### flow/run.sh
#!/bin/bash
# the make line also repeats each setting of config.mk as NAME=value (left out here)
make -C /OpenROAD-flow-scripts/flow DESIGN_CONFIG=/design/flow/config.mk WORK_HOME=/design/flow/orfs CLKGATE_MAP_FILE= finish
### flow/config.mk
export PLATFORM = sky130hd
export DESIGN_NAME = top_control_unit
export DESIGN_NICKNAME = top_control_unit
export VERILOG_FILES = /design/flow/design.v
export SDC_FILE = /design/flow/constraint.sdc
export NUM_CORES = 4
export LEC_CHECK = 0
export CAP_MARGIN = 15
export CELL_PAD_IN_SITES_DETAIL_PLACEMENT = 0
export CELL_PAD_IN_SITES_GLOBAL_PLACEMENT = 2
export CORE_ASPECT_RATIO = 0.85
export CORE_MARGIN = 2
export CORE_UTILIZATION = 63
export CTS_CLUSTER_DIAMETER = 164
export CTS_CLUSTER_SIZE = 98
export GPL_ROUTABILITY_DRIVEN = 1
export GPL_TIMING_DRIVEN = 0
export HOLD_SLACK_MARGIN = 0.04
export MAX_ROUTING_LAYER = met5
export PLACE_DENSITY_LB_ADDON = 0.25
export SLEW_MARGIN = 40
export TNS_END_PERCENT = 20
### flow/constraint.sdc
create_clock -name core_clock -period 39.2 [get_ports {clk}]
set_input_delay 7.8400 -clock core_clock [delete_from_list [all_inputs] [get_ports {clk}]]
set_output_delay 7.8400 -clock core_clock [all_outputs]
set_load 0.01 [all_outputs]
### flow/design.v
`timescale 1ns / 1ps
module helper_bcd_to_7seg(
    input wire [3:0] bcd_in,
    output reg [6:0] seg_out
);
    always @(*) begin
        case (bcd_in)
            4'd0: seg_out = 7'b1000000;
            4'd1: seg_out = 7'b1111001;
            4'd2: seg_out = 7'b0100100;
            4'd3: seg_out = 7'b0110000;
            4'd4: seg_out = 7'b0011001;
            4'd5: seg_out = 7'b0010010;
            4'd6: seg_out = 7'b0000010;
            4'd7: seg_out = 7'b1111000;
            4'd8: seg_out = 7'b0000000;
            4'd9: seg_out = 7'b0010000;
            4'd10: seg_out = 7'b0111111;  
            default: seg_out = 7'b1111111;  
        endcase
    end
endmodule
`timescale 1ns / 1ps
module seven_seg_display(
    input wire clk,
    input wire reset,  
    input wire [15:0] bcd_digit,   
    output wire [6:0] seg,  
    output wire [3:0] an            
);
    reg [2:0] digit_index;
    reg [3:0] current_bcd;
    reg [19:0] refresh_counter;
    wire [6:0] seg_out;
    helper_bcd_to_7seg d5 (.bcd_in(current_bcd),.seg_out(seg_out));
    always @(posedge clk or posedge reset) begin
        if (reset) begin
            refresh_counter <= 0;
            digit_index <= 0;
        end else begin
            refresh_counter <= refresh_counter + 1;
            if (refresh_counter == 10) begin
                refresh_counter <= 0;
                digit_index <= digit_index + 1;
                if (digit_index == 3'd3)  
                    digit_index <= 0;
            end
        end
    end
    always @(*) begin
        case (digit_index)
            3'd0: current_bcd = bcd_digit[3:0];      
            3'd1: current_bcd = bcd_digit[7:4];      
            3'd2: current_bcd = bcd_digit[11:8];     
            3'd3: current_bcd = bcd_digit[15:12];    
            default: current_bcd = 4'd15;            
        endcase
    end 
    assign seg = seg_out;
reg [3:0] an_reg;
always @(*) begin
    case (digit_index)
        3'd0: an_reg = 4'b1110;  
        3'd1: an_reg = 4'b1101;  
        3'd2: an_reg = 4'b1011;  
        3'd3: an_reg = 4'b0111;  
        default: an_reg = 4'b1111;
    endcase
end
assign an = an_reg;
endmodule
`timescale 1ns / 1ps
module bin_to_bcd #( parameter W = 18)   
  ( input [W-1:0] bin,   
    output reg [W+(W-4)/3:0] bcd);  
  integer i,j;
  always @(bin) begin
    for(i = 0; i <= W+(W-4)/3; i = i+1) bcd[i] = 0;      
    bcd[W-1:0] = bin;                                    
    for(i = 0; i <= W-4; i = i+1)                        
      for(j = 0; j <= i/3; j = j+1)                      
        if (bcd[W-i+4*j -: 4] > 4)                       
          bcd[W-i+4*j -: 4] = bcd[W-i+4*j -: 4] + 4'd3;  
  end
endmodule
`timescale 1ns / 1ps
  module serial_parallel_multiplier(
    input clk, rst,
    input start,
    input [7:0] x, y,
    output reg [15:0] P,
    output reg flag
    );
     reg state;
    reg [7:0] x_reg;
    reg [7:0] y_reg;
    reg s;
    reg [3:0] counter;
    always @(posedge clk , posedge rst) begin
        if (rst) begin
            flag <= 0;
            x_reg <= 0;
            y_reg <= 0;
            P <= 0;
            counter <= 0;
            state <= 0;
        end
        else if (start && state == 0) begin
            state <= 1;
            flag <= 0;
               s <= x[7] ^ y[7];
            y_reg <= y[7] ? (~y + 1) : y;
            x_reg <= x[7] ? (~x + 1) : x;
                P <= 0;
           counter <= 8;
        end
        else if (state) begin
            if (counter > 0) begin
                P <= P + (y_reg[0] ? ({8'b0, x_reg} << (8 - counter)) : 0);
                y_reg <= {y_reg[7], y_reg[7:1]};
                counter <= counter - 1;
            end
            else begin
                P <= s ? (~P + 1) : P;
                flag <= 1;
                state <= 0;
            end
        end
    end
endmodule
`timescale 1ns / 1ps
module top_control_unit(
    input wire clk,
    input wire reset,
    input wire btnL,
    input wire btnR,
    input wire btnC,
    input wire [7:0] multiplicand,
    input wire [7:0] multiplier,
    output wire [6:0] seg,
    output wire [3:0] an,
    output led
);
    wire left_pressed, right_pressed, start_pressed;
    pushbutton_detector pb_left (
        .clk(clk),
        .reset(reset),
        .x(btnL),
        .z(left_pressed)
    );
    pushbutton_detector pb_right (
        .clk(clk),
        .reset(reset),
        .x(btnR),
        .z(right_pressed)
    );
    pushbutton_detector pb_center (
        .clk(clk),
        .reset(reset),
        .x(btnC),
        .z(start_pressed)
    );
    wire [15:0] product;
    wire done;
    serial_parallel_multiplier spm (
        .clk(clk),
        .rst(reset),
        .start(start_pressed),
        .x(multiplicand),
        .y(multiplier),
        .P(product),
        .flag(done)
    );
    assign led = done;
    wire [19:0] bcd_unsigned;
    wire sign_bit = product[15];
    wire [15:0] productabs = sign_bit ? (~product + 1) : product;
    bin_to_bcd #(.W(16)) converter (
        .bin(productabs),
        .bcd(bcd_unsigned)
    );
    reg [1:0] state;
    wire [3:0] d0 = bcd_unsigned[3:0];
    wire [3:0] d1 = bcd_unsigned[7:4];
    wire [3:0] d2 = bcd_unsigned[11:8];
    wire [3:0] d3 = bcd_unsigned[15:12];
    wire [3:0] d4 = bcd_unsigned[19:16];
    wire [3:0] d5 = sign_bit ? 4'd10 : 4'd15;
    reg [15:0] active_digits;   
    wire tick;
    clockDivider #(50) divide (clk,reset,tick);
   always @(posedge clk or posedge reset) begin
    if (reset)
        state <= 0;
    else if (tick) begin
        case (state)
            2'd0: if (right_pressed) state <= 1;
            2'd1: begin
                if (right_pressed) state <= 2;
                else if (left_pressed) state <= 0;
            end
            2'd2: if (left_pressed) state <= 1;
            default: state <= 0;
        endcase
    end
end
    always @(*) begin
        case (state)
            2'd0: active_digits = {d5, d4, d3, d2};  
            2'd1: active_digits = {d5, d3, d2, d1};  
            2'd2: active_digits = {d5, d2, d1, d0};  
            default: active_digits = {d5, d4, d3, d2};
        endcase
    end
    seven_seg_display display_unit (
        .clk(clk),
        .reset(reset),
        .bcd_digit(active_digits),  
        .seg(seg),
        .an(an)
    );
endmodule
module pushbutton_detector(
input clk,reset,x,
output z
    );
wire tick;
clockDivider #(50) divide (clk,reset,tick);
wire out;
debouncer deb(clk,tick,reset,x,out);
wire out2;
synchronizer sync(clk,tick,reset,out,out2);
wire out3;
rising_edge rizz(clk,tick,reset,out2,out3);
assign z = out3;     
endmodule
module rising_edge(
input clk, en, reset, x,
output reg z
    );
    reg x_prev;
    always @(posedge clk or posedge reset) begin
        if (reset) begin
            x_prev <= 0;
            z <= 0;
        end else if (en) begin
            z <= x & ~x_prev;   
            x_prev <= x;
        end
    end
endmodule
module debouncer(input clk, en, rst, in, output out);
reg q1,q2,q3;
always@(posedge clk, posedge rst) begin
if(rst == 1'b1) begin
q1 <= 0;
q2 <= 0;
q3 <= 0;
end
else if (en) begin
q1 <= in;
q2 <= q1;
q3 <= q2;
end
end
assign out = (rst) ? 0 : q1&q2&q3;
endmodule
module synchronizer ( input wire clk, en, rst, sig, output reg sig1 );
 reg meta;
 always @(posedge clk, posedge rst) begin
 if (rst) begin
 meta <= 0;
 sig1 <= 0;
 end
 else if (en) begin
 meta <= sig;
 sig1 <= meta;
 end
 end
endmodule
module clockDivider #(parameter n = 50000000)
(input clk, rst, output tick);
wire [31:0] count;
reg clk_out;
counter_x_bit #(32,n) counterMod
(.clk(clk), .reset(rst),.en(1'b1), .count(count));
assign tick = (count == n-1) && !clk_out;
always @ (posedge clk, posedge rst) begin
if (rst)  
clk_out <= 0;
else if (count == n-1)
clk_out <= ~ clk_out;
end
endmodule
module counter_x_bit #(parameter x = 3, n = 6)
(input clk, reset, en, output reg [x-1:0] count);
always @(posedge clk, posedge reset) begin
if (reset == 1)
    count <= 0; 
else if(!en)
    count <= count; 
else if(count == n-1)
    count <= 0; 
else
    count <= count + 1;
end
endmodule
==> flow_summary.ini, run 1 <==
; flow metrics
[synthesis]
ys_sh_aoi_pct = 23.9
synth_top_flop_cell = dfrtp_1
synthMuxAreaShare_pct = 4.52
numSynthFlops = 218
chip_area_estimate_from_yosys_synthesis_um2 = 19400
synth.cells.most_frequent = nand2_1, dfrtp_1, nor2_1
synthXorXnorAreaFrac_pct = 10.5
synth.yosys.num_cells = 2313
synthSimpleGateAreaFrac_pct = 23.8
yosys_warnings = 11
netlist_logic_family_top = AND-OR/OR-AND gates
synth-adder-area-share_pct = 5.40
enable_flop_cells = 1
synth_cell_type_count = 124
syn_area_per_cell_um2 = 8.38
top_cell_area_share_pct = 27.9
synth_top_cell_by_area = dfrtp_1
async_reset_ff_share_pct = 99.5
syn-num-nets = 2417
synth.yosys.seq_area_share_pct = 28.2
synth_area_um2 = 19400
syn_inst = 2313
netlist.top_cell.by_instances = nand2_1
topCellsByArea = dfrtp_1, xnor2_1, ha_1, nand2_1, nor2_1

[outcome]
last-stage-reached = global placement without I/O
outcome = did not finish
error = [ERROR FLW-0024] Place density exceeds 1.0 (current PLACE_DENSITY_LB_ADDON =  0.25). Please check if the value of  PLACE_DENSITY_LB_ADDON is between 0 and 0.99.

[floorplan]
num_rows = 59
core_area_um2 = 30400
die_outline_area_um2 = 32200
die-height_um = 166
floorplanUtilization_pct = 63.7
die_x_um = 194
==> run 2: changes to the inputs <==
- ABC_AREA: default -> 1
- CELL_PAD_IN_SITES_GLOBAL_PLACEMENT: 2 -> 0
- CORE_ASPECT_RATIO: 0.85 -> default
- CORE_UTILIZATION: 63 -> 72
- CTS_CLUSTER_SIZE: 98 -> 18
- GPL_ROUTABILITY_DRIVEN: 1 -> default
- GPL_TIMING_DRIVEN: 0 -> default
- HOLD_SLACK_MARGIN: 0.04 -> 0.29
- MAX_ROUTING_LAYER: met5 -> met4
- PLACE_DENSITY: default -> 0.42
- PLACE_DENSITY_LB_ADDON: 0.25 -> default
- SETUP_SLACK_MARGIN: default -> 0.69
- SLEW_MARGIN: 40 -> 35
- TNS_END_PERCENT: 20 -> 65
- clock period: 39.2 -> 13.7 ns (I/O delays scaled with it)
==> flow_summary.ini, run 2 <==
; generated from flow reports
[power_and_ir_drop]
power.share.sequential_pct = 56.9
vdd_ir_drop_max_mv = 0.0998
p_seq_uw = 644
report.power.total_mw = 1.13
netSwitchingFraction_pct = 21.9
power.group.top = sequential cells
power.switching_uw = 248
internal_power_uw = 883
areal_power_density_over_the_cells_nw_per_um2 = 52.3
powerComb_uw = 26.3
clock_power_share_pct = 40.8
total_leakage_power_nw = 11.8
p_comb_share_pct = 2.3
power.clock.total_uw = 461

[synthesis]
top_cell_area_share_pct = 28.8
numSynthFlops = 218
synth.cells.most_frequent = nand2_1, inv_1, nand3_1
syn_area_per_cell_um2 = 6.52
enable_flop_cells = 1
syn-num-nets = 2984
synth_cell_type_count = 66
ys_sh_aoi_pct = 9.81
synth.yosys.seq_area_share_pct = 29.1
yosys_warnings = 11
syn_inst = 2880
netlist_logic_family_top = simple AND/OR/NAND/NOR gates
synth.yosys.num_cells = 2880
async_reset_ff_share_pct = 99.5
topCellsByArea = dfrtp_1, nand2_1, inv_1, nand3_1, ha_1
synthSimpleGateAreaFrac_pct = 40.7
synth_area_um2 = 18800
synth-adder-area-share_pct = 5.57
synthMuxAreaShare_pct = 0.107
chip_area_estimate_from_yosys_synthesis_um2 = 18800
synthXorXnorAreaFrac_pct = 3.39
synth_top_flop_cell = dfrtp_1
netlist.top_cell.by_instances = nand2_1
synth_top_cell_by_area = dfrtp_1

[global_route]
grt_pass1_vias = 16900
grt_first_pass_wirelength_um = 71700
initial_antenna_violation_count = 0
grt.overflow.total = 0
track_usage_pct = 31.5
pin_count_of_the_biggest_net_entering_global_routing = 108

[timing]
finalSetupViolCount = 0
grt_setup_unrepaired = true
maxSlewViolCount = 0
final_min_period_over_clock_period_pct = 97.5
hold-worst-slack_ns = 0.470
final.setup_skew_ns = 0.0284
slack_of_the_critical_path_ns = 0.338
timing.final.crit_period_ns = 13.36
timing_worst_slew_pin_value_ns = 0.998
timing.slew.headroom_pct = 32.8
setup_total_negative_slack_ns = 0
fmax_mhz = 74.8
hold_viol_final = 0

[worst_setup_path]
timing.critical_path.from_type = flip-flop
worst_ep_arrival_time_ns = 10.62
timing.critical_path.required_ns = 10.96
setup_crit_end = seg[4]
reg2reg_to = spm.P[14]
critical_path_class = reg2out
worst-path-buf-inv = 17
reg2reg_setup_slack_ns = 8.12
critPathMaxStageDelay_ns = 0.47
timing.critical_path.fanout_max = 7
critical-path-top-cell-by-count = nand2_2
cp_capture_type = output port
cells_on_worst_reg2reg_path = 31
reg2reg_from = spm.counter[0]
cp.depth = 81
crit_path_start = spm.P[7]
worst_path_dominant_cell_family = simple AND/OR/NAND/NOR gates
worst_path_max_delay_cell = dfrtp_2

[clocking]
htree_levels = 1
clock-root-buffer = clkbuf_16
clk_pin_slew_worst_paths_ns = 0.09
tritoncts_clock_tree = built
clock.latency.late_pin_ns = 0.50
cts_made_buffers = 16
clk_path_buf_depth = 3
clock_sink_count = 218

[hold_path]
worst_hold_path.num_cells = 1
min_delay_worst_endpoint = divide.counterMod.count[6]
timing.hold.worst.class = reg2reg
worst_hold_path_startpoint = divide.counterMod.count[6]

[cells_and_area]
sequential_cell_area_um2 = 5470
area_growth_syn_to_layout_pct = 15.2
logic_area_um2 = 12100
layoutNonFillerInstCount = 3359
fin_util_pct = 83.8
final_design_area_no_fill_um2 = 21600
fillCellCount = 1691
final_nets = 3121

[placed_design]
placed_cell_area_um2 = 19500
port_bufs = 32
sum_of_net_half_perimeters_after_detailed_placement_um = 30400
placed_cells_incl_taps = 3228
pre_cts_slack_ns = -0.200
gp_routability_congestion = 0.898

[drt]
antenna-diode-count = 0
antenna_violating_nets_post_route = 0
first_pass_iters = 6
avgRoutedWirePerCell_um = 13.9
viasPerCell = 5.69
wirelength_um = 46800
num_vias = 19100
starting_drc_count_in_detailed_routing = 1572
drcViolationCount = 0

[run]
max-cap-violations = 0
warning_count = 63

[floorplan]
die_x_um = 166
core_area_um2 = 25800
num_rows = 59
die_outline_area_um2 = 27400
die-height_um = 166
floorplanUtilization_pct = 72.7
top_level_ports = 33

[outcome]
outcome = no timing/DRC/antenna violations
## run 2: area by class of cell
cell class / instances / share of cell area [%]
Clock buffer: 24 / 2.09
Tap cell: 335 / 1.94
Inverter: 530 / 9.36
Timing Repair Buffer: 145 / 5.53
Multi-Input combinational cell: 2106 / 55.7
Clock inverter: 1 / 0.0752
Sequential cell: 218 / 25.3
## run 2: per-layer routing
metal / track usage, % / vias up / wire length (um)
li1: - / 9505 / -
met1: 39.7 / 8748 / 20300
met2: 54.8 / 705 / 22600
met3: 3.27 / 171 / 2560
met4: 7.41 / 0 / 1430
met5: - / - / 0
## run 2: repair_timing
action | in CTS | in global routing
setup buffers | 53 | 53
gates resized | 82 | 187
setup endpoints to repair | 7 | 7
hold buffers | 0 | 0
pin swaps | 32 | 108
hold endpoints to repair | 0 | 0
==> run 3: changes to the inputs <==
- CAP_MARGIN: 15 -> 20
- CELL_PAD_IN_SITES_DETAIL_PLACEMENT: 0 -> default
- CELL_PAD_IN_SITES_GLOBAL_PLACEMENT: 0 -> 1
- CORE_UTILIZATION: 72 -> 17
- CTS_CLUSTER_DIAMETER: 164 -> default
- CTS_CLUSTER_SIZE: 18 -> default
- HOLD_SLACK_MARGIN: 0.29 -> default
- MAX_ROUTING_LAYER: met4 -> met5
- PLACE_DENSITY: 0.42 -> default
- PLACE_DENSITY_LB_ADDON: default -> 0.12
- SETUP_SLACK_MARGIN: 0.69 -> 5.0
- SLEW_MARGIN: 35 -> 20
- TNS_END_PERCENT: 65 -> default
- clock period: 13.7 -> 18.0 ns (I/O delays scaled with it)
==> flow_summary.ini, run 3 <==
; generated from flow reports
[outcome]
outcome = no timing/DRC/antenna violations

[cells_and_area]
area_growth_syn_to_layout_pct = 27.9
fin_util_pct = 22.0
layoutNonFillerInstCount = 4538
final_design_area_no_fill_um2 = 24000
final_nets = 3147
logic_area_um2 = 12500
fillCellCount = 12200
sequential_cell_area_um2 = 5480

[clocking]
clk_pin_slew_worst_paths_ns = 0.07
clock.latency.late_pin_ns = 0.56
clock_sink_count = 218
tritoncts_clock_tree = built
cts_made_buffers = 27
clock-root-buffer = clkbuf_16
htree_levels = 1
clk_path_buf_depth = 3

[synthesis]
synth-adder-area-share_pct = 5.57
chip_area_estimate_from_yosys_synthesis_um2 = 18800
synthMuxAreaShare_pct = 0.107
synth_area_um2 = 18800
synth.yosys.seq_area_share_pct = 29.1
syn_inst = 2880
top_cell_area_share_pct = 28.8
netlist_logic_family_top = simple AND/OR/NAND/NOR gates
topCellsByArea = dfrtp_1, nand2_1, inv_1, nand3_1, ha_1
synth_cell_type_count = 66
syn_area_per_cell_um2 = 6.52
synth_top_cell_by_area = dfrtp_1
enable_flop_cells = 1
synthSimpleGateAreaFrac_pct = 40.7
async_reset_ff_share_pct = 99.5
synth.cells.most_frequent = nand2_1, inv_1, nand3_1
synthXorXnorAreaFrac_pct = 3.39
syn-num-nets = 2984
yosys_warnings = 11
netlist.top_cell.by_instances = nand2_1
synth_top_flop_cell = dfrtp_1
numSynthFlops = 218
ys_sh_aoi_pct = 9.81
synth.yosys.num_cells = 2880

[power_and_ir_drop]
clock_power_share_pct = 52.1
power.clock.total_uw = 557
power.share.sequential_pct = 45.8
p_seq_uw = 491
vdd_ir_drop_max_mv = 0.0605
powerComb_uw = 22.4
p_comb_share_pct = 2.1
power.switching_uw = 246
report.power.total_mw = 1.07
netSwitchingFraction_pct = 23.0
power.group.top = clock
internal_power_uw = 824
areal_power_density_over_the_cells_nw_per_um2 = 44.6
total_leakage_power_nw = 12.1

[global_route]
grt_first_pass_wirelength_um = 90600
initial_antenna_violation_count = 0
grt.overflow.total = 0
grt_pass1_vias = 18100
pin_count_of_the_biggest_net_entering_global_routing = 127
track_usage_pct = 9.50

[timing]
hold_viol_final = 0
final.setup_skew_ns = 0.0181
final_min_period_over_clock_period_pct = 74.9
finalSetupViolCount = 0
timing_worst_slew_pin_value_ns = 0.920
grt_setup_unrepaired = true
timing.final.crit_period_ns = 13.47
timing.slew.headroom_pct = 38.5
setup_total_negative_slack_ns = 0
maxSlewViolCount = 0
fmax_mhz = 74.2

[worst_setup_path]
reg2reg_setup_slack_ns = 12.61
setup_crit_end = seg[3]
reg2reg_to = spm.P[14]
critical_path_class = reg2out
worst_path_dominant_cell_family = simple AND/OR/NAND/NOR gates
critical-path-top-cell-by-count = nand2_2
cells_on_worst_reg2reg_path = 31
critPathMaxStageDelay_ns = 0.45
worst-path-buf-inv = 18
cp.depth = 90
crit_path_start = spm.P[8]
timing.critical_path.fanout_max = 4
timing.critical_path.required_ns = 14.40
worst_path_max_delay_cell = dfrtp_2
reg2reg_from = spm.counter[0]
cp_capture_type = output port
timing.critical_path.from_type = flip-flop
worst_ep_arrival_time_ns = 9.87

[floorplan]
floorplanUtilization_pct = 17.2
num_rows = 121
core_area_um2 = 109000
top_level_ports = 33
die_outline_area_um2 = 113000
die-height_um = 336
die_x_um = 336

[drt]
first_pass_iters = 7
drcViolationCount = 0
num_vias = 18300
wirelength_um = 54300
avgRoutedWirePerCell_um = 12.0
viasPerCell = 4.03
antenna_violating_nets_post_route = 0
antenna-diode-count = 0
starting_drc_count_in_detailed_routing = 805

[placed_design]
sum_of_net_half_perimeters_after_detailed_placement_um = 40400
gp_routability_congestion = 0.755
placed_cells_incl_taps = 4368
placed_cell_area_um2 = 20900
port_bufs = 32

[hold_path]
worst_hold_path.num_cells = 1
min_delay_worst_endpoint = pb_center.rizz.z
timing.hold.worst.class = reg2reg
worst_hold_path_startpoint = pb_center.rizz.x_prev

[run]
max-cap-violations = 0
warning_count = 61
-- run 3: area by class of cell --
type	count	share of cell area, %
multi-input cells	2106	51.9
flip-flops and latches	218	22.8
inverters	530	8.51
well taps	1476	7.69
repair buffers	159	5.39
clock buffers	41	3.41
clock inverters	7	0.307
repair inverters	1	0.0208
-- run 3: what timing repair did --
action,in CTS,in global routing
hold buffers,0,0
gates resized,187,199
endpoints found under the setup margin,7,7
pin swaps,75,130
gates cloned,1,0
setup buffers,78,43
-- run 3: per-layer routing --
metal  vias up  part of all wire (%)  routed length (um)  track usage (%)
met5         -                     0                   0                0
met4         0                   1.8                 952             2.20
met3        50                   2.1                1150            0.773
met2       149                    47               25700             16.6
met1      8525                    49               26500             12.6
li1       9546                     -                   -                -
-- run 3: through the flow --
stage	setup WS [ns]	hold WS, ns
after floorplan	5.06	0.434
after global placement	3.03	0.445
after detailed placement	2.90	0.449
after CTS	4.33	0.459
after global routing	3.82	0.483
final	4.53	0.459
==> run 4: changes to the inputs <==
- ABC_AREA: 1 -> default
- CAP_MARGIN: 20 -> 0
- CELL_PAD_IN_SITES_GLOBAL_PLACEMENT: 1 -> default
- CORE_UTILIZATION: 17 -> 40
- HOLD_SLACK_MARGIN: default -> 0.21
- MAX_ROUTING_LAYER: met5 -> default
- PLACE_DENSITY_LB_ADDON: 0.12 -> default
- SETUP_SLACK_MARGIN: 5.0 -> default
- SLEW_MARGIN: 20 -> 10
- clock period: 18.0 -> 30.0 ns (I/O delays scaled with it)
==> flow_summary.ini, run 4 <==
; generated from flow reports
[outcome]
outcome = no timing/DRC/antenna violations

[synthesis]
syn_inst = 2313
synth_top_flop_cell = dfrtp_1
numSynthFlops = 218
syn-num-nets = 2417
netlist_logic_family_top = AND-OR/OR-AND gates
top_cell_area_share_pct = 27.9
synthSimpleGateAreaFrac_pct = 23.8
async_reset_ff_share_pct = 99.5
netlist.top_cell.by_instances = nand2_1
topCellsByArea = dfrtp_1, xnor2_1, ha_1, nand2_1, nor2_1
enable_flop_cells = 1
syn_area_per_cell_um2 = 8.38
synth.yosys.seq_area_share_pct = 28.2
synthMuxAreaShare_pct = 4.52
ys_sh_aoi_pct = 23.9
synth.cells.most_frequent = nand2_1, dfrtp_1, nor2_1
chip_area_estimate_from_yosys_synthesis_um2 = 19400
synth.yosys.num_cells = 2313
synthXorXnorAreaFrac_pct = 10.5
synth_area_um2 = 19400
yosys_warnings = 11
synth_cell_type_count = 124
synth-adder-area-share_pct = 5.40
synth_top_cell_by_area = dfrtp_1

[timing]
fmax_mhz = 42.1
timing.slew.headroom_pct = 22.3
finalSetupViolCount = 0
grt_setup_unrepaired = false
setup_total_negative_slack_ns = 0
final.setup_skew_ns = 0.0167
final_min_period_over_clock_period_pct = 79.3
timing.final.crit_period_ns = 23.78
timing_worst_slew_pin_value_ns = 1.16
hold_viol_final = 0
maxSlewViolCount = 0

[power_and_ir_drop]
power.switching_uw = 130
p_seq_uw = 294
powerComb_uw = 12.5
areal_power_density_over_the_cells_nw_per_um2 = 29.3
vdd_ir_drop_max_mv = 0.0425
power.clock.total_uw = 309
internal_power_uw = 486
total_leakage_power_nw = 8.78
report.power.total_uw = 616
power.share.sequential_pct = 47.8
power.group.top = clock
p_comb_share_pct = 2.0
clock_power_share_pct = 50.2
netSwitchingFraction_pct = 21.1

[floorplan]
die-height_um = 224
die_x_um = 224
floorplanUtilization_pct = 40.6
num_rows = 80
top_level_ports = 33
die_outline_area_um2 = 50200
core_area_um2 = 47700

[hold_path]
worst_hold_path_startpoint = pb_center.divide.clk_out
worst_hold_path.num_cells = 1
timing.hold.worst.class = reg2reg
min_delay_worst_endpoint = pb_center.divide.clk_out

[clocking]
post_cts_resized = 0
tritoncts_clock_tree = built
hold_buffers = 0
clock.latency.late_pin_ns = 0.52
cts_made_buffers = 23
clock-root-buffer = clkbuf_16
clk_path_buf_depth = 3
clk_pin_slew_worst_paths_ns = 0.07
clock_sink_count = 218
cts_post_setup_buffers_inserted = 0
htree_levels = 1

[placed_design]
sum_of_net_half_perimeters_after_detailed_placement_um = 34100
gp_routability_congestion = 0.918
port_bufs = 32

[drt]
antenna-diode-count = 0
first_pass_iters = 5
wirelength_um = 46000
starting_drc_count_in_detailed_routing = 1337
drcViolationCount = 0
avgRoutedWirePerCell_um = 15.7
antenna_violating_nets_post_route = 0
viasPerCell = 5.90
num_vias = 17300

[cells_and_area]
area_growth_syn_to_layout_pct = 8.32
fin_util_pct = 43.9
final_nets = 2410

[worst_setup_path]
cells_on_worst_reg2reg_path = 23
timing.critical_path.fanout_max = 10
cp_capture_type = output port
timing.critical_path.from_type = flip-flop
critical-path-top-cell-by-count = ha_1
crit_path_start = spm.P[5]
worst_path_dominant_cell_family = simple AND/OR/NAND/NOR gates
critical_path_class = reg2out
worst_path_max_delay_cell = or4_4
timing.critical_path.required_ns = 24.00
reg2reg_from = spm.counter[0]
reg2reg_to = spm.P[14]
worst-path-buf-inv = 9
reg2reg_setup_slack_ns = 24.46
cp.depth = 68
critPathMaxStageDelay_ns = 0.61
worst_ep_arrival_time_ns = 17.78
setup_crit_end = seg[3]

[global_route]
pin_count_of_the_biggest_net_entering_global_routing = 83
grt_pass1_vias = 16500
initial_antenna_violation_count = 0
grt.overflow.total = 0
grt_first_pass_wirelength_um = 79600
track_usage_pct = 18.2

[run]
max-cap-violations = 0
warning_count = 57
-- run 4: per-layer routing --
layer / track usage, % / wire [um] / vias to the layer above
met5: 0 / 0 / -
met1: 25.7 / 22400 / 8399
met2: 30.7 / 21600 / 291
met4: 3.83 / 733 / 0
li1: - / - / 8602
met3: 1.29 / 1320 / 47
-- run 4: final cells by class --
type / count / area [um2]
Sequential cell: 218 / 5460
Clock buffer: 25 / 593
Tap cell: 615 / 769
Inverter: 100 / 383
Multi-Input combinational cell: 1927 / 13200
Timing Repair Buffer: 36 / 350
Fill cell: 4586 / 26800
Clock inverter: 17 / 230
-- run 4: through the flow --
step                worst slack [ns]  cells  hold WS [ns]  instance area (um2)
floorplan                       9.14   2313         0.439                19400
global placement                7.52   2896         0.454                20200
detailed placement              7.05   2896         0.460                20200
CTS                             6.36   2938         0.473                21000
global route                    4.71   2938         0.490                21000
finish                          6.22   2938         0.470                21000
==> run 5: changes to the inputs <==
- CAP_MARGIN: 0 -> 15
- CELL_PAD_IN_SITES_DETAIL_PLACEMENT: default -> 0
- CELL_PAD_IN_SITES_GLOBAL_PLACEMENT: default -> 2
- CORE_UTILIZATION: 40 -> 58
- CTS_CLUSTER_DIAMETER: default -> 253
- CTS_CLUSTER_SIZE: default -> 98
- HOLD_SLACK_MARGIN: 0.21 -> default
- MAX_ROUTING_LAYER: default -> met4
- PLACE_DENSITY_LB_ADDON: default -> 0.02
- SETUP_SLACK_MARGIN: default -> -1.14
- TNS_END_PERCENT: default -> 65
- clock period: 30.0 -> 15.5 ns (I/O delays scaled with it)
==> flow_summary.ini, run 5 <==
; flow metrics
[synthesis]
syn_area_per_cell_um2 = 8.38
synth_top_cell_by_area = dfrtp_1
synth.cells.most_frequent = nand2_1, dfrtp_1, nor2_1
syn_inst = 2313
synth_top_flop_cell = dfrtp_1
top_cell_area_share_pct = 27.9
chip_area_estimate_from_yosys_synthesis_um2 = 19400
synth.yosys.num_cells = 2313
synth_cell_type_count = 124
async_reset_ff_share_pct = 99.5
topCellsByArea = dfrtp_1, xnor2_1, ha_1, nand2_1, nor2_1
synthMuxAreaShare_pct = 4.52
synth.yosys.seq_area_share_pct = 28.2
synthSimpleGateAreaFrac_pct = 23.8
enable_flop_cells = 1
synth-adder-area-share_pct = 5.40
netlist.top_cell.by_instances = nand2_1
syn-num-nets = 2417
synth_area_um2 = 19400
ys_sh_aoi_pct = 23.9
synthXorXnorAreaFrac_pct = 10.5
yosys_warnings = 11
numSynthFlops = 218
netlist_logic_family_top = AND-OR/OR-AND gates

[floorplan]
die-height_um = 187
die_outline_area_um2 = 34900
core_area_um2 = 32700
num_rows = 66
floorplanUtilization_pct = 59.2
die_x_um = 187

[outcome]
last-stage-reached = global placement without I/O
outcome = did not finish
error = [ERROR FLW-0024] Place density exceeds 1.0 (current PLACE_DENSITY_LB_ADDON =  0.02). Please check if the value of  PLACE_DENSITY_LB_ADDON is between 0 and 0.99.
==> run 6: changes to the inputs <==
- CAP_MARGIN: 15 -> 20
- CELL_PAD_IN_SITES_DETAIL_PLACEMENT: 0 -> default
- CELL_PAD_IN_SITES_GLOBAL_PLACEMENT: 2 -> default
- CORE_UTILIZATION: 58 -> 40
- CTS_CLUSTER_DIAMETER: 253 -> default
- CTS_CLUSTER_SIZE: 98 -> default
- MAX_ROUTING_LAYER: met4 -> default
- PLACE_DENSITY_LB_ADDON: 0.02 -> default
- SETUP_SLACK_MARGIN: -1.14 -> default
- SLEW_MARGIN: 10 -> 20
- TNS_END_PERCENT: 65 -> default
- clock period: 15.5 -> 25.8 ns (I/O delays scaled with it)
==> flow_summary.ini, run 6 <==
; generated from flow reports
[placed_design]
sum_of_net_half_perimeters_after_detailed_placement_um = 34100
port_bufs = 32
placed_cell_area_um2 = 20200
pre_cts_slack_ns = 3.62
gp_routability_congestion = 0.918
placed_cells_incl_taps = 2896

[synthesis]
ys_sh_aoi_pct = 23.9
topCellsByArea = dfrtp_1, xnor2_1, ha_1, nand2_1, nor2_1
synthMuxAreaShare_pct = 4.52
netlist.top_cell.by_instances = nand2_1
yosys_warnings = 11
synth.yosys.seq_area_share_pct = 28.2
synth.cells.most_frequent = nand2_1, dfrtp_1, nor2_1
synth.yosys.num_cells = 2313
async_reset_ff_share_pct = 99.5
netlist_logic_family_top = AND-OR/OR-AND gates
enable_flop_cells = 1
top_cell_area_share_pct = 27.9
synth_cell_type_count = 124
syn_area_per_cell_um2 = 8.38
syn_inst = 2313
chip_area_estimate_from_yosys_synthesis_um2 = 19400
syn-num-nets = 2417
synth-adder-area-share_pct = 5.40
synthSimpleGateAreaFrac_pct = 23.8
synth_top_flop_cell = dfrtp_1
synth_area_um2 = 19400
synth_top_cell_by_area = dfrtp_1
numSynthFlops = 218
synthXorXnorAreaFrac_pct = 10.5

[timing]
timing_worst_slew_pin_value_ns = 0.991
finalSetupViolCount = 0
timing.slew.headroom_pct = 33.4
timing.final.crit_period_ns = 23.02
hold_viol_final = 0
hold-worst-slack_ns = 0.471
final_min_period_over_clock_period_pct = 89.2
setup_total_negative_slack_ns = 0
grt_setup_unrepaired = false
final.setup_skew_ns = 0.0197
fmax_mhz = 43.4
slack_of_the_critical_path_ns = 2.78
maxSlewViolCount = 0

[cells_and_area]
logic_area_um2 = 13200
final_design_area_no_fill_um2 = 20900
sequential_cell_area_um2 = 5460
final_nets = 2410
fillCellCount = 4604
area_growth_syn_to_layout_pct = 8.05
layoutNonFillerInstCount = 2937

[floorplan]
die-height_um = 224
floorplanUtilization_pct = 40.6
core_area_um2 = 47700
top_level_ports = 33
num_rows = 80
die_outline_area_um2 = 50200
die_x_um = 224

[drt]
avgRoutedWirePerCell_um = 15.8
viasPerCell = 5.91
wirelength_um = 46300
drcViolationCount = 0
antenna_violating_nets_post_route = 0
first_pass_iters = 6
antenna-diode-count = 0
starting_drc_count_in_detailed_routing = 1208
num_vias = 17400

[worst_setup_path]
timing.critical_path.from_type = flip-flop
critPathMaxStageDelay_ns = 0.58
reg2reg_from = spm.counter[0]
timing.critical_path.fanout_max = 10
crit_path_start = spm.P[3]
worst_path_dominant_cell_family = simple AND/OR/NAND/NOR gates
critical-path-top-cell-by-count = ha_1
setup_crit_end = seg[3]
cells_on_worst_reg2reg_path = 23
reg2reg_to = spm.P[15]
worst_path_max_delay_cell = clkdlybuf4s50_1
worst-path-buf-inv = 9
timing.critical_path.required_ns = 20.64
cp.depth = 68
reg2reg_setup_slack_ns = 20.30
cp_capture_type = output port
worst_ep_arrival_time_ns = 17.86
critical_path_class = reg2out

[hold_path]
min_delay_worst_endpoint = pb_center.divide.clk_out
worst_hold_path.num_cells = 1
timing.hold.worst.class = reg2reg
worst_hold_path_startpoint = pb_center.divide.clk_out

[power_and_ir_drop]
powerComb_uw = 14.7
clock_power_share_pct = 48.6
power.share.sequential_pct = 49.3
p_comb_share_pct = 2.1
areal_power_density_over_the_cells_nw_per_um2 = 33.2
p_seq_uw = 342
total_leakage_power_nw = 8.75
netSwitchingFraction_pct = 21.4
power.clock.total_uw = 337
internal_power_uw = 546
power.switching_uw = 148
power.group.top = sequential cells
vdd_ir_drop_max_mv = 0.0524

[clocking]
clock-root-buffer = clkbuf_16
post_cts_resized = 0
cts_made_buffers = 23
htree_levels = 1
clk_path_buf_depth = 3
clk_pin_slew_worst_paths_ns = 0.06
tritoncts_clock_tree = built
hold_buffers = 0
cts_post_setup_buffers_inserted = 0
clock_sink_count = 218
clock.latency.late_pin_ns = 0.52

[global_route]
grt.overflow.total = 0
pin_count_of_the_biggest_net_entering_global_routing = 83
track_usage_pct = 18.2
initial_antenna_violation_count = 0
grt_first_pass_wirelength_um = 79300
grt_pass1_vias = 16400

[outcome]
outcome = no timing/DRC/antenna violations

[run]
max-cap-violations = 0
warning_count = 57
-- run 6: area by class of cell --
cell class,instances,area share (%)
well taps,615,3.68
multi-input cells,1927,63.1
flip-flops and latches,218,26.1
repair buffers,36,1.69
clock inverters,9,0.502
inverters,100,1.83
clock buffers,32,3.15
-- run 6: stage by stage --
step                      utilization (%)  power (mW)
after floorplan                         -       0.357
after global placement               42.2       0.363
after detailed placement             42.2       0.364
after CTS                            43.8       0.706
after global routing                 43.8       0.720
final                                43.8       0.694
-- run 6: layer usage --
metal | vias up | wire [um] | track usage, %
met5 | - | 0 | 0
met4 | 0 | 983 | 4.43
met3 | 55 | 1480 | 1.23
met2 | 331 | 21800 | 30.9
met1 | 8360 | 22100 | 25.2
li1 | 8609 | - | -
==> run 7: changes to the inputs <==
- ABC_AREA: default -> 1
- CAP_MARGIN: 20 -> 10
- CELL_PAD_IN_SITES_DETAIL_PLACEMENT: default -> 0
- CELL_PAD_IN_SITES_GLOBAL_PLACEMENT: default -> 2
- CORE_ASPECT_RATIO: default -> 0.85
- CORE_MARGIN: 2 -> 10
- CORE_UTILIZATION: 40 -> 63
- CTS_CLUSTER_DIAMETER: default -> 164
- CTS_CLUSTER_SIZE: default -> 98
- GPL_ROUTABILITY_DRIVEN: default -> 1
- GPL_TIMING_DRIVEN: default -> 0
- HOLD_SLACK_MARGIN: default -> 0.04
- MAX_ROUTING_LAYER: default -> met5
- PLACE_DENSITY_LB_ADDON: default -> 0.25
- SETUP_SLACK_MARGIN: default -> 2.64
- SLEW_MARGIN: 20 -> 40
- TNS_END_PERCENT: default -> 40
- clock period: 25.8 -> 39.2 ns (I/O delays scaled with it)
==> flow_summary.ini, run 7 <==
; flow metrics
[synthesis]
yosys_warnings = 11
synthSimpleGateAreaFrac_pct = 40.7
topCellsByArea = dfrtp_1, nand2_1, inv_1, nand3_1, ha_1
synth.yosys.seq_area_share_pct = 29.1
synth_area_um2 = 18800
synth_cell_type_count = 66
synthXorXnorAreaFrac_pct = 3.39
async_reset_ff_share_pct = 99.5
synth.cells.most_frequent = nand2_1, inv_1, nand3_1
synth_top_cell_by_area = dfrtp_1
synth.yosys.num_cells = 2880
top_cell_area_share_pct = 28.8
enable_flop_cells = 1
synth-adder-area-share_pct = 5.57
synth_top_flop_cell = dfrtp_1
ys_sh_aoi_pct = 9.81
synthMuxAreaShare_pct = 0.107
netlist_logic_family_top = simple AND/OR/NAND/NOR gates
syn_area_per_cell_um2 = 6.52
syn-num-nets = 2984
chip_area_estimate_from_yosys_synthesis_um2 = 18800
syn_inst = 2880
numSynthFlops = 218
netlist.top_cell.by_instances = nand2_1

[floorplan]
die_x_um = 207
floorplanUtilization_pct = 63.7
die_outline_area_um2 = 37100
core_area_um2 = 29500
num_rows = 58
die-height_um = 179

[outcome]
last-stage-reached = global placement without I/O
error = [ERROR FLW-0024] Place density exceeds 1.0 (current PLACE_DENSITY_LB_ADDON =  0.25). Please check if the value of  PLACE_DENSITY_LB_ADDON is between 0 and 0.99.
outcome = did not finish
==> run 8: changes to the inputs <==
- CAP_MARGIN: 10 -> 20
- CELL_PAD_IN_SITES_DETAIL_PLACEMENT: 0 -> 2
- CELL_PAD_IN_SITES_GLOBAL_PLACEMENT: 2 -> 1
- CORE_ASPECT_RATIO: 0.85 -> 0.61
- CORE_MARGIN: 10 -> 2
- CORE_UTILIZATION: 63 -> 69
- CTS_CLUSTER_DIAMETER: 164 -> 110
- CTS_CLUSTER_SIZE: 98 -> 19
- HOLD_SLACK_MARGIN: 0.04 -> 0.18
- MAX_ROUTING_LAYER: met5 -> met4
- MIN_ROUTING_LAYER: default -> met1
- PLACE_DENSITY_LB_ADDON: 0.25 -> 0.18
- SETUP_SLACK_MARGIN: 2.64 -> 1.77
- SLEW_MARGIN: 40 -> 0
- TNS_END_PERCENT: 40 -> default
- clock period: 39.2 -> 30.0 ns (I/O delays scaled with it)
==> flow_summary.ini, run 8 <==
; flow metrics
[outcome]
outcome = did not finish
last-stage-reached = global placement without I/O
error = [ERROR FLW-0024] Place density exceeds 1.0 (current PLACE_DENSITY_LB_ADDON =  0.18). Please check if the value of  PLACE_DENSITY_LB_ADDON is between 0 and 0.99.

[synthesis]
synthSimpleGateAreaFrac_pct = 40.7
syn_inst = 2880
yosys_warnings = 11
synth_top_flop_cell = dfrtp_1
async_reset_ff_share_pct = 99.5
netlist_logic_family_top = simple AND/OR/NAND/NOR gates
topCellsByArea = dfrtp_1, nand2_1, inv_1, nand3_1, ha_1
netlist.top_cell.by_instances = nand2_1
enable_flop_cells = 1
synth.yosys.num_cells = 2880
synth-adder-area-share_pct = 5.57
numSynthFlops = 218
syn-num-nets = 2984
synth_top_cell_by_area = dfrtp_1
top_cell_area_share_pct = 28.8
synth.cells.most_frequent = nand2_1, inv_1, nand3_1
syn_area_per_cell_um2 = 6.52
synth_cell_type_count = 66
synth.yosys.seq_area_share_pct = 29.1
synth_area_um2 = 18800
chip_area_estimate_from_yosys_synthesis_um2 = 18800
ys_sh_aoi_pct = 9.81
synthXorXnorAreaFrac_pct = 3.39
synthMuxAreaShare_pct = 0.107

[floorplan]
floorplanUtilization_pct = 69.7
num_rows = 47
die_outline_area_um2 = 28600
die_x_um = 215
core_area_um2 = 26900
die-height_um = 133
==> run 9: changes to the inputs <==
- CELL_PAD_IN_SITES_GLOBAL_PLACEMENT: 1 -> default
- CORE_ASPECT_RATIO: 0.61 -> default
- CORE_UTILIZATION: 69 -> 40
- CTS_CLUSTER_DIAMETER: 110 -> default
- GPL_ROUTABILITY_DRIVEN: 1 -> 0
- GPL_TIMING_DRIVEN: 0 -> default
- MAX_ROUTING_LAYER: met4 -> default
- SETUP_SLACK_MARGIN: 1.77 -> default
- SLEW_MARGIN: 0 -> 20
==> flow_summary.ini, run 9 <==
; generated from flow reports
[outcome]
outcome = finished with violations
violatedChecks = capacitance limit, slew limit

[clocking]
htree_levels = 1
clock_sink_count = 218
post_cts_resized = 0
cts_made_buffers = 24
clk_pin_slew_worst_paths_ns = 0.07
hold_buffers = 0
cts_post_setup_buffers_inserted = 0
tritoncts_clock_tree = built
clk_path_buf_depth = 3
clock.latency.late_pin_ns = 0.59
clock-root-buffer = clkbuf_16

[synthesis]
async_reset_ff_share_pct = 99.5
syn-num-nets = 2984
synth.cells.most_frequent = nand2_1, inv_1, nand3_1
chip_area_estimate_from_yosys_synthesis_um2 = 18800
synth.yosys.seq_area_share_pct = 29.1
synthSimpleGateAreaFrac_pct = 40.7
ys_sh_aoi_pct = 9.81
synth.yosys.num_cells = 2880
numSynthFlops = 218
yosys_warnings = 11
netlist_logic_family_top = simple AND/OR/NAND/NOR gates
synthMuxAreaShare_pct = 0.107
synthXorXnorAreaFrac_pct = 3.39
top_cell_area_share_pct = 28.8
synth_area_um2 = 18800
netlist.top_cell.by_instances = nand2_1
topCellsByArea = dfrtp_1, nand2_1, inv_1, nand3_1, ha_1
synth_cell_type_count = 66
synth_top_cell_by_area = dfrtp_1
syn_inst = 2880
synth-adder-area-share_pct = 5.57
synth_top_flop_cell = dfrtp_1
syn_area_per_cell_um2 = 6.52
enable_flop_cells = 1

[power_and_ir_drop]
power.share.sequential_pct = 42.0
p_seq_uw = 294
power.group.top = clock
internal_power_uw = 530
clock_power_share_pct = 55.9
power.switching_uw = 169
netSwitchingFraction_pct = 24.2
total_leakage_power_nw = 11.4
powerComb_uw = 14.7
p_comb_share_pct = 2.1
power.clock.total_uw = 391
vdd_ir_drop_max_mv = 0.0602
areal_power_density_over_the_cells_nw_per_um2 = 33.6

[placed_design]
port_bufs = 32
pre_cts_slack_ns = 10.79
sum_of_net_half_perimeters_after_detailed_placement_um = 62500

[global_route]
initial_antenna_violation_count = 16
pin_count_of_the_biggest_net_entering_global_routing = 100
grt_first_pass_wirelength_um = 147000
grt_pass1_vias = 25100
track_usage_pct = 39.4
grt.overflow.total = 0

[worst_setup_path]
worst_path_dominant_cell_family = simple AND/OR/NAND/NOR gates
crit_path_start = spm.P[1]
worst_ep_arrival_time_ns = 15.62
timing.critical_path.fanout_max = 7
cp_capture_type = output port
setup_crit_end = seg[3]
critPathMaxStageDelay_ns = 0.54
reg2reg_to = spm.P[14]
timing.critical_path.from_type = flip-flop
worst_path_max_delay_cell = clkdlybuf4s50_1
worst-path-buf-inv = 13
reg2reg_from = spm.counter[0]
timing.critical_path.required_ns = 24.00
reg2reg_setup_slack_ns = 22.35
cp.depth = 79
critical_path_class = reg2out
cells_on_worst_reg2reg_path = 30
critical-path-top-cell-by-count = nand2_1

[timing]
timing_worst_slew_pin_value_ns = 1.57
timing.slew.headroom_pct = -5.04
hold-worst-slack_ns = 0.519
timing.final.crit_period_ns = 21.62
slack_of_the_critical_path_ns = 8.38
maxSlewViolCount = 10
hold_viol_final = 0
final_min_period_over_clock_period_pct = 72.1
setup_total_negative_slack_ns = 0
grt_setup_unrepaired = false
final.setup_skew_ns = 0.0402
finalSetupViolCount = 0
fmax_mhz = 46.3

[drt]
avgRoutedWirePerCell_um = 29.9
num_vias = 22400
first_pass_iters = 5
antenna_violating_nets_post_route = 0
starting_drc_count_in_detailed_routing = 1366
wirelength_um = 106000
drcViolationCount = 0
viasPerCell = 6.29

[run]
max-cap-violations = 1
warning_count = 57

[floorplan]
die_outline_area_um2 = 48700
die-height_um = 221
num_rows = 79
core_area_um2 = 46500
die_x_um = 221
floorplanUtilization_pct = 40.4
top_level_ports = 33

[cells_and_area]
area_growth_syn_to_layout_pct = 10.9
fillCellCount = 5553
fin_util_pct = 44.8
final_nets = 3025

[hold_path]
min_delay_worst_endpoint = divide.clk_out
worst_hold_path.num_cells = 1
worst_hold_path_startpoint = divide.clk_out
timing.hold.worst.class = reg2reg
## run 9: layout make-up
class | count | area, um2 | share of cell area [%]
antenna | 8 | 20.0 | 0.0962
clock buffer | 28 | 646 | 3.10
clock inverter | 16 | 324 | 1.56
inverter | 530 | 2020 | 9.68
multi-input combinational | 2106 | 11200 | 53.8
sequential | 218 | 5460 | 26.2
tap | 607 | 759 | 3.65
timing repair buffer | 41 | 392 | 1.88
## run 9: per-layer routing
layer	up-vias	part of all wire [%]	track usage [%]
met5	-	0.068	0
met1	11200	33	38.2
met3	701	6.4	7.93
met2	1179	51	72.9
met4	12	9.7	30.5
li1	9293	-	-
## run 9: metrics by stage
stage	power, mW	cell area [um2]	std cells
after floorplan	0.307	18800	2880
after global placement	0.313	19800	3499
after detailed placement	0.314	19800	3499
after CTS	0.692	20800	3543
after global routing	0.707	20800	3547
final	0.699	20800	3554
==> run 10: changes to the inputs <==
- CELL_PAD_IN_SITES_DETAIL_PLACEMENT: 2 -> default
- CORE_UTILIZATION: 40 -> 70
- CTS_CLUSTER_DIAMETER: default -> 100
- CTS_CLUSTER_SIZE: 19 -> default
- GPL_ROUTABILITY_DRIVEN: 0 -> default
- HOLD_SLACK_MARGIN: 0.18 -> -0.08
- MIN_ROUTING_LAYER: met1 -> default
- PLACE_DENSITY_LB_ADDON: 0.18 -> default
- SETUP_SLACK_MARGIN: default -> -0.21
- clock period: 30.0 -> 13.4 ns (I/O delays scaled with it)
==> flow_summary.ini, run 10 <==
; generated from flow reports
[synthesis]
synthSimpleGateAreaFrac_pct = 40.7
ys_sh_aoi_pct = 9.81
synth_top_cell_by_area = dfrtp_1
top_cell_area_share_pct = 28.8
synthXorXnorAreaFrac_pct = 3.39
async_reset_ff_share_pct = 99.5
yosys_warnings = 11
syn_area_per_cell_um2 = 6.52
synth.yosys.seq_area_share_pct = 29.1
synth-adder-area-share_pct = 5.57
syn_inst = 2880
enable_flop_cells = 1
synthMuxAreaShare_pct = 0.107
synth.cells.most_frequent = nand2_1, inv_1, nand3_1
netlist_logic_family_top = simple AND/OR/NAND/NOR gates
synth_top_flop_cell = dfrtp_1
synth_cell_type_count = 66
netlist.top_cell.by_instances = nand2_1
numSynthFlops = 218
chip_area_estimate_from_yosys_synthesis_um2 = 18800
syn-num-nets = 2984
topCellsByArea = dfrtp_1, nand2_1, inv_1, nand3_1, ha_1
synth_area_um2 = 18800
synth.yosys.num_cells = 2880

[worst_setup_path]
cp.depth = 89
reg2reg_from = spm.counter[0]
critical_path_class = reg2out
worst_ep_arrival_time_ns = 10.89
worst_path_max_delay_cell = dfrtp_1
cells_on_worst_reg2reg_path = 31
reg2reg_setup_slack_ns = 8.17
cp_capture_type = output port
setup_crit_end = seg[4]
crit_path_start = spm.P[1]
worst_path_dominant_cell_family = simple AND/OR/NAND/NOR gates
reg2reg_to = spm.P[14]
timing.critical_path.required_ns = 10.72
critPathMaxStageDelay_ns = 0.41
worst-path-buf-inv = 18
timing.critical_path.from_type = flip-flop
critical-path-top-cell-by-count = nand2_2
timing.critical_path.fanout_max = 5

[timing]
hold_viol_final = 0
fmax_mhz = 73.7
finalSetupViolCount = 7
slack_of_the_critical_path_ns = -0.172
timing.final.crit_period_ns = 13.57
final_min_period_over_clock_period_pct = 101
final.setup_skew_ns = 0.0243
maxSlewViolCount = 0
timing.slew.headroom_pct = 19.9
timing_worst_slew_pin_value_ns = 1.20
setup_total_negative_slack_ns = -1.01

[hold_path]
timing.hold.worst.class = reg2reg
worst_hold_path_startpoint = pb_center.rizz.x_prev
min_delay_worst_endpoint = pb_center.rizz.z
worst_hold_path.num_cells = 1

[placed_design]
placed_cells_incl_taps = 3229
gp_routability_congestion = 0.907
sum_of_net_half_perimeters_after_detailed_placement_um = 30900
port_bufs = 32

[power_and_ir_drop]
vdd_ir_drop_max_mv = 0.108
powerComb_uw = 27.5
power.clock.total_uw = 752
power.group.top = clock
internal_power_mw = 1.14
total_leakage_power_nw = 11.8
p_seq_uw = 659
power.switching_uw = 301
areal_power_density_over_the_cells_nw_per_um2 = 67.0
p_comb_share_pct = 1.9
clock_power_share_pct = 52.3
netSwitchingFraction_pct = 20.9
report.power.total_mw = 1.44
power.share.sequential_pct = 45.8

[drt]
avgRoutedWirePerCell_um = 13.8
starting_drc_count_in_detailed_routing = 1498
num_vias = 19100
antenna_violating_nets_post_route = 0
viasPerCell = 5.72
first_pass_iters = 6
antenna-diode-count = 0
wirelength_um = 46300
drcViolationCount = 0

[clocking]
clk_pin_slew_worst_paths_ns = 0.06
clock.latency.late_pin_ns = 0.55
clk_path_buf_depth = 3
tritoncts_clock_tree = built
clock-root-buffer = clkbuf_16
clock_sink_count = 218
hold_buffers = 0
cts_made_buffers = 24
htree_levels = 1

[run]
warning_count = 61
max-cap-violations = 0

[floorplan]
core_area_um2 = 26200
floorplanUtilization_pct = 71.7
die-height_um = 168
top_level_ports = 33
die_x_um = 168
die_outline_area_um2 = 28200
num_rows = 59

[cells_and_area]
final_nets = 3094
area_growth_syn_to_layout_pct = 14.4
fillCellCount = 1773
layoutNonFillerInstCount = 3343
sequential_cell_area_um2 = 5470
logic_area_um2 = 11800

[global_route]
grt.overflow.total = 0
track_usage_pct = 30.9
pin_count_of_the_biggest_net_entering_global_routing = 102
grt_first_pass_wirelength_um = 76000
initial_antenna_violation_count = 0
grt_pass1_vias = 17600

[outcome]
outcome = finished with violations
violatedChecks = setup timing
run 10: repair_timing:
item | CTS | global route
pin swaps | 20 | 72
cloned | 0 | 0
buffers inserted | 20 | 53
setup endpoints to repair | 7 | 7
endpoints found under the hold margin | 0 | 0
resized | 39 | 143
run 10: final cells by class:
type	count	share of cell area [%]
clock inverters	14	1.21
well taps	335	1.95
multi-input cells	2106	54.8
inverters	530	9.40
clock buffers	30	3.09
repair buffers	110	4.09
flip-flops and latches	218	25.5
run 10: stage by stage:
| stage | util [%] | hold WS [ns] | setup WS [ns] | cell area (um2) |
|---|---|---|---|---|
| 2_1_floorplan | - | 0.434 | 1.23 | 18800 |
| 4_1_cts | 78.8 | 0.467 | -0.209 | 20700 |
| 6_report | 82.0 | 0.466 | -0.172 | 21500 |
| 3_3_place_gp | 74.3 | 0.443 | 0.203 | 19500 |
| 5_1_grt | 82.0 | 0.492 | -0.739 | 21500 |
| 3_5_place_dp | 74.3 | 0.459 | -0.467 | 19500 |
run 10: routing by layer:
layer	vias to the layer above	GRT usage [%]	routed length, um
li1	9451	-	-
met1	8917	40.0	20000
met2	615	55.8	22800
met3	137	2.63	2190
met4	0	7.90	1270
met5	-	0	0
==> run 11: changes to the inputs <==
- ABC_AREA: 1 -> default
- CTS_CLUSTER_DIAMETER: 100 -> 29
- SETUP_SLACK_MARGIN: -0.21 -> 5.0
- clock period: 13.4 -> 18.6 ns (I/O delays scaled with it)
==> flow_summary.ini, run 11 <==
; generated from flow reports
[synthesis]
chip_area_estimate_from_yosys_synthesis_um2 = 19400
synthMuxAreaShare_pct = 4.52
yosys_warnings = 11
enable_flop_cells = 1
ys_sh_aoi_pct = 23.9
syn_area_per_cell_um2 = 8.38
syn_inst = 2313
syn-num-nets = 2417
netlist.top_cell.by_instances = nand2_1
synth_top_cell_by_area = dfrtp_1
synth_area_um2 = 19400
synth.yosys.num_cells = 2313
netlist_logic_family_top = AND-OR/OR-AND gates
synthSimpleGateAreaFrac_pct = 23.8
topCellsByArea = dfrtp_1, xnor2_1, ha_1, nand2_1, nor2_1
top_cell_area_share_pct = 27.9
synth.yosys.seq_area_share_pct = 28.2
synth_cell_type_count = 124
synth-adder-area-share_pct = 5.40
synthXorXnorAreaFrac_pct = 10.5
async_reset_ff_share_pct = 99.5
synth_top_flop_cell = dfrtp_1
synth.cells.most_frequent = nand2_1, dfrtp_1, nor2_1
numSynthFlops = 218

[power_and_ir_drop]
power.switching_uw = 270
report.power.total_mw = 1.20
p_seq_uw = 475
netSwitchingFraction_pct = 22.6
vdd_ir_drop_max_mv = 0.102
p_comb_share_pct = 1.7
power.clock.total_uw = 702
power.group.top = clock
power.share.sequential_pct = 39.7
areal_power_density_over_the_cells_nw_per_um2 = 51.9
total_leakage_power_nw = 9.71
powerComb_uw = 20.1
clock_power_share_pct = 58.6
internal_power_uw = 926

[placed_design]
port_bufs = 32
sum_of_net_half_perimeters_after_detailed_placement_um = 33400
placed_cell_area_um2 = 20200
gp_routability_congestion = 0.904
pre_cts_slack_ns = -0.161
placed_cells_incl_taps = 2637

[drt]
wirelength_um = 56600
num_vias = 19600
first_pass_iters = 9
avgRoutedWirePerCell_um = 20.2
antenna_violating_nets_post_route = 0
starting_drc_count_in_detailed_routing = 1997
drcViolationCount = 0
antenna-diode-count = 0
viasPerCell = 6.99

[clocking]
cts_made_buffers = 36
clk_path_buf_depth = 3
htree_levels = 2
tritoncts_clock_tree = built
clock_sink_count = 218
hold_buffers = 0
clock.latency.late_pin_ns = 0.54
clock-root-buffer = clkbuf_16
clk_pin_slew_worst_paths_ns = 0.06

[timing]
grt_setup_unrepaired = true
finalSetupViolCount = 0
final_min_period_over_clock_period_pct = 97.0
maxSlewViolCount = 0
timing.final.crit_period_ns = 18.05
timing_worst_slew_pin_value_ns = 1.09
setup_total_negative_slack_ns = 0
timing.slew.headroom_pct = 26.9
final.setup_skew_ns = 0.0359
hold-worst-slack_ns = 0.477
slack_of_the_critical_path_ns = 0.553
fmax_mhz = 55.4
hold_viol_final = 0

[hold_path]
min_delay_worst_endpoint = pb_right.divide.counterMod.count[31]
worst_hold_path.num_cells = 1
timing.hold.worst.class = reg2reg
worst_hold_path_startpoint = pb_right.divide.counterMod.count[31]

[cells_and_area]
final_design_area_no_fill_um2 = 23100
final_nets = 2540
fin_util_pct = 85.3
layoutNonFillerInstCount = 2803
fillCellCount = 1500
area_growth_syn_to_layout_pct = 19.0

[floorplan]
die-height_um = 170
die_outline_area_um2 = 29000
die_x_um = 170
num_rows = 60
top_level_ports = 33
floorplanUtilization_pct = 71.7
core_area_um2 = 27000

[worst_setup_path]
critPathMaxStageDelay_ns = 0.54
cp_capture_type = output port
timing.critical_path.from_type = flip-flop
reg2reg_to = spm.P[15]
cells_on_worst_reg2reg_path = 25
critical_path_class = reg2out
reg2reg_from = spm.counter[0]
critical-path-top-cell-by-count = ha_4
setup_crit_end = seg[0]
worst_path_dominant_cell_family = simple AND/OR/NAND/NOR gates
worst-path-buf-inv = 9
timing.critical_path.required_ns = 14.88
worst_ep_arrival_time_ns = 14.33
timing.critical_path.fanout_max = 10
worst_path_max_delay_cell = or4_4
cp.depth = 63
reg2reg_setup_slack_ns = 13.07
crit_path_start = spm.P[5]

[global_route]
pin_count_of_the_biggest_net_entering_global_routing = 90
grt_pass1_vias = 18300
track_usage_pct = 36.0
initial_antenna_violation_count = 0
grt_first_pass_wirelength_um = 87600
grt.overflow.total = 0

[run]
warning_count = 62
max-cap-violations = 0

[outcome]
outcome = no timing/DRC/antenna violations
==> run 11: what timing repair did <==
action	4_1_cts	5_1_grt
hold endpoints to repair	0	0
pin swaps	50	40
setup buffers	63	39
gates cloned	0	0
resized	111	98
setup endpoints to repair	7	7
==> run 11: cell type report <==
cell class | count | area [um2] | share of cell area, %
Inverter | 100 | 400 | 1.74
Tap cell | 341 | 427 | 1.85
Timing Repair Buffer | 153 | 1210 | 5.24
Multi-Input combinational cell | 1927 | 14300 | 61.9
Clock inverter | 24 | 327 | 1.42
Sequential cell | 218 | 5470 | 23.7
Clock buffer | 40 | 947 | 4.11
==> run 11: routing by layer <==
| metal | wire [um] | vias up | part of all wire [%] | track usage, % |
|---|---|---|---|---|
| met5 | 0 | - | 0 | 0 |
| met4 | 2440 | 0 | 4.3 | 14.3 |
| met3 | 3620 | 234 | 6.4 | 3.88 |
| met2 | 28000 | 1036 | 50 | 63.3 |
| met1 | 22500 | 9459 | 40 | 45.4 |
| li1 | - | 8871 | - | - |
==> run 12: changes to the inputs <==
- ABC_AREA: default -> 1
- CAP_MARGIN: 20 -> 15
- CELL_PAD_IN_SITES_DETAIL_PLACEMENT: default -> 0
- CELL_PAD_IN_SITES_GLOBAL_PLACEMENT: default -> 0
- CORE_UTILIZATION: 70 -> 72
- CTS_CLUSTER_DIAMETER: 29 -> 102
- CTS_CLUSTER_SIZE: default -> 18
- GPL_ROUTABILITY_DRIVEN: default -> 0
- HOLD_SLACK_MARGIN: -0.08 -> default
- MAX_ROUTING_LAYER: default -> met4
- PLACE_DENSITY_LB_ADDON: default -> 0.02
- SETUP_SLACK_MARGIN: 5.0 -> 0.69
- SLEW_MARGIN: 20 -> 35
- TNS_END_PERCENT: default -> 65
- clock period: 18.6 -> 13.4 ns (I/O delays scaled with it)
==> flow_summary.ini, run 12 <==
; generated from flow reports
[power_and_ir_drop]
powerComb_uw = 27.7
power.switching_uw = 261
clock_power_share_pct = 42.9
internal_power_uw = 940
netSwitchingFraction_pct = 21.7
report.power.total_mw = 1.20
p_comb_share_pct = 2.3
power.clock.total_uw = 515
areal_power_density_over_the_cells_nw_per_um2 = 54.3
p_seq_uw = 658
power.share.sequential_pct = 54.8
power.group.top = sequential cells
vdd_ir_drop_max_mv = 0.113
total_leakage_power_nw = 12.0

[drt]
wl_met3_um = 6100
antenna-diode-count = 0
wirelength_um = 58600
num_vias = 21100
first_pass_iters = 17
avgRoutedWirePerCell_um = 17.3
routedLengthMet1_um = 21700
antenna_violating_nets_post_route = 0
detailroute.wirelength.met2_um = 26200
topRoutingLayerUsed = met4
starting_drc_count_in_detailed_routing = 2789
drcViolationCount = 0
viasPerCell = 6.21

[clocking]
htree_levels = 1
clock.latency.late_pin_ns = 0.50
clock-root-buffer = clkbuf_16
clk_path_buf_depth = 3
clock_sink_count = 218
tritoncts_clock_tree = built
cts_made_buffers = 16
hold_buffers = 0
clk_pin_slew_worst_paths_ns = 0.09

[placed_design]
sum_of_net_half_perimeters_after_detailed_placement_um = 30700
pre_cts_slack_ns = -0.614
port_bufs = 32
placed_cell_area_um2 = 19500
placed_cells_incl_taps = 3229

[synthesis]
syn-num-nets = 2984
numSynthFlops = 218
synthMuxAreaShare_pct = 0.107
synth.cells.most_frequent = nand2_1, inv_1, nand3_1
netlist_logic_family_top = simple AND/OR/NAND/NOR gates
syn_inst = 2880
synth.yosys.num_cells = 2880
yosys_warnings = 11
topCellsByArea = dfrtp_1, nand2_1, inv_1, nand3_1, ha_1
synth-adder-area-share_pct = 5.57
chip_area_estimate_from_yosys_synthesis_um2 = 18800
synth_top_flop_cell = dfrtp_1
ys_sh_aoi_pct = 9.81
synth_top_cell_by_area = dfrtp_1
top_cell_area_share_pct = 28.8
synthSimpleGateAreaFrac_pct = 40.7
netlist.top_cell.by_instances = nand2_1
async_reset_ff_share_pct = 99.5
enable_flop_cells = 1
syn_area_per_cell_um2 = 6.52
synthXorXnorAreaFrac_pct = 3.39
synth_area_um2 = 18800
synth.yosys.seq_area_share_pct = 29.1
synth_cell_type_count = 66

[worst_setup_path]
timing.critical_path.fanout_max = 4
cp_capture_type = output port
reg2reg_setup_slack_ns = 7.59
cp.depth = 86
worst_ep_arrival_time_ns = 11.51
reg2reg_from = spm.counter[0]
worst_path_max_delay_cell = dfrtp_1
reg2reg_to = spm.P[15]
worst_path_dominant_cell_family = simple AND/OR/NAND/NOR gates
crit_path_start = spm.P[4]
cells_on_worst_reg2reg_path = 33
timing.critical_path.required_ns = 10.72
worst-path-buf-inv = 19
critical-path-top-cell-by-count = nand2_2
setup_crit_end = seg[5]
critical_path_class = reg2out
critPathMaxStageDelay_ns = 0.44
timing.critical_path.from_type = flip-flop

[floorplan]
die_outline_area_um2 = 27400
die_x_um = 166
floorplanUtilization_pct = 72.7
die-height_um = 166
num_rows = 59
top_level_ports = 33
core_area_um2 = 25800

[timing]
final.setup_skew_ns = 0.0182
fmax_mhz = 70.5
timing_worst_slew_pin_value_ns = 1.13
slack_of_the_critical_path_ns = -0.791
maxSlewViolCount = 0
finalSetupViolCount = 7
hold_viol_final = 0
timing.slew.headroom_pct = 24.3
final_min_period_over_clock_period_pct = 106
hold-worst-slack_ns = 0.460
timing.final.crit_period_ns = 14.19
grt_setup_unrepaired = true

[global_route]
pin_count_of_the_biggest_net_entering_global_routing = 93
initial_antenna_violation_count = 0
track_usage_pct = 33.0
grt_pass1_vias = 17600
grt.overflow.total = 0
grt_first_pass_wirelength_um = 75100

[cells_and_area]
final_design_area_no_fill_um2 = 22100
logic_area_um2 = 12300
layoutNonFillerInstCount = 3392
final_nets = 3153
area_growth_syn_to_layout_pct = 17.8
fillCellCount = 1514
sequential_cell_area_um2 = 5470

[run]
warning_count = 59
max-cap-violations = 0

[outcome]
violatedChecks = setup timing
outcome = finished with violations

[hold_path]
worst_hold_path_startpoint = pb_left.rizz.x_prev
min_delay_worst_endpoint = pb_left.rizz.z
timing.hold.worst.class = reg2reg
worst_hold_path.num_cells = 1
## run 12: repair_timing
| item | in CTS | in global routing |
|---|---|---|
| setup buffers | 70 | 67 |
| pin swaps | 54 | 111 |
| gates resized | 121 | 204 |
| cloned | 0 | 0 |
| endpoints found under the setup margin | 7 | 7 |
## run 12: final cells by class
type | count | share of cell area (%)
Sequential cell | 218 | 24.7
Timing Repair Buffer | 177 | 6.33
Clock inverter | 3 | 0.311
Tap cell | 335 | 1.90
Inverter | 530 | 9.22
Clock buffer | 23 | 2.03
Multi-Input combinational cell | 2106 | 55.5
## run 12: stage by stage
stage / util (%) / TNS [ns]
4_1_cts: 80.6 / 0
3_3_place_gp: 75.4 / 0
5_1_grt: 85.6 / -8.31
6_report: 85.6 / -5.22
2_1_floorplan: - / 0
3_5_place_dp: 75.4 / -3.55
## run 12: metal layers
layer | vias to the layer above | track usage [%]
met3 | 552 | 3.37
met4 | 0 | 9.68
met2 | 1496 | 57.1
met1 | 9454 | 41.1
met5 | - | -
li1 | 9565 | -
No activity file was given, so power comes from the tool's default toggle rates.
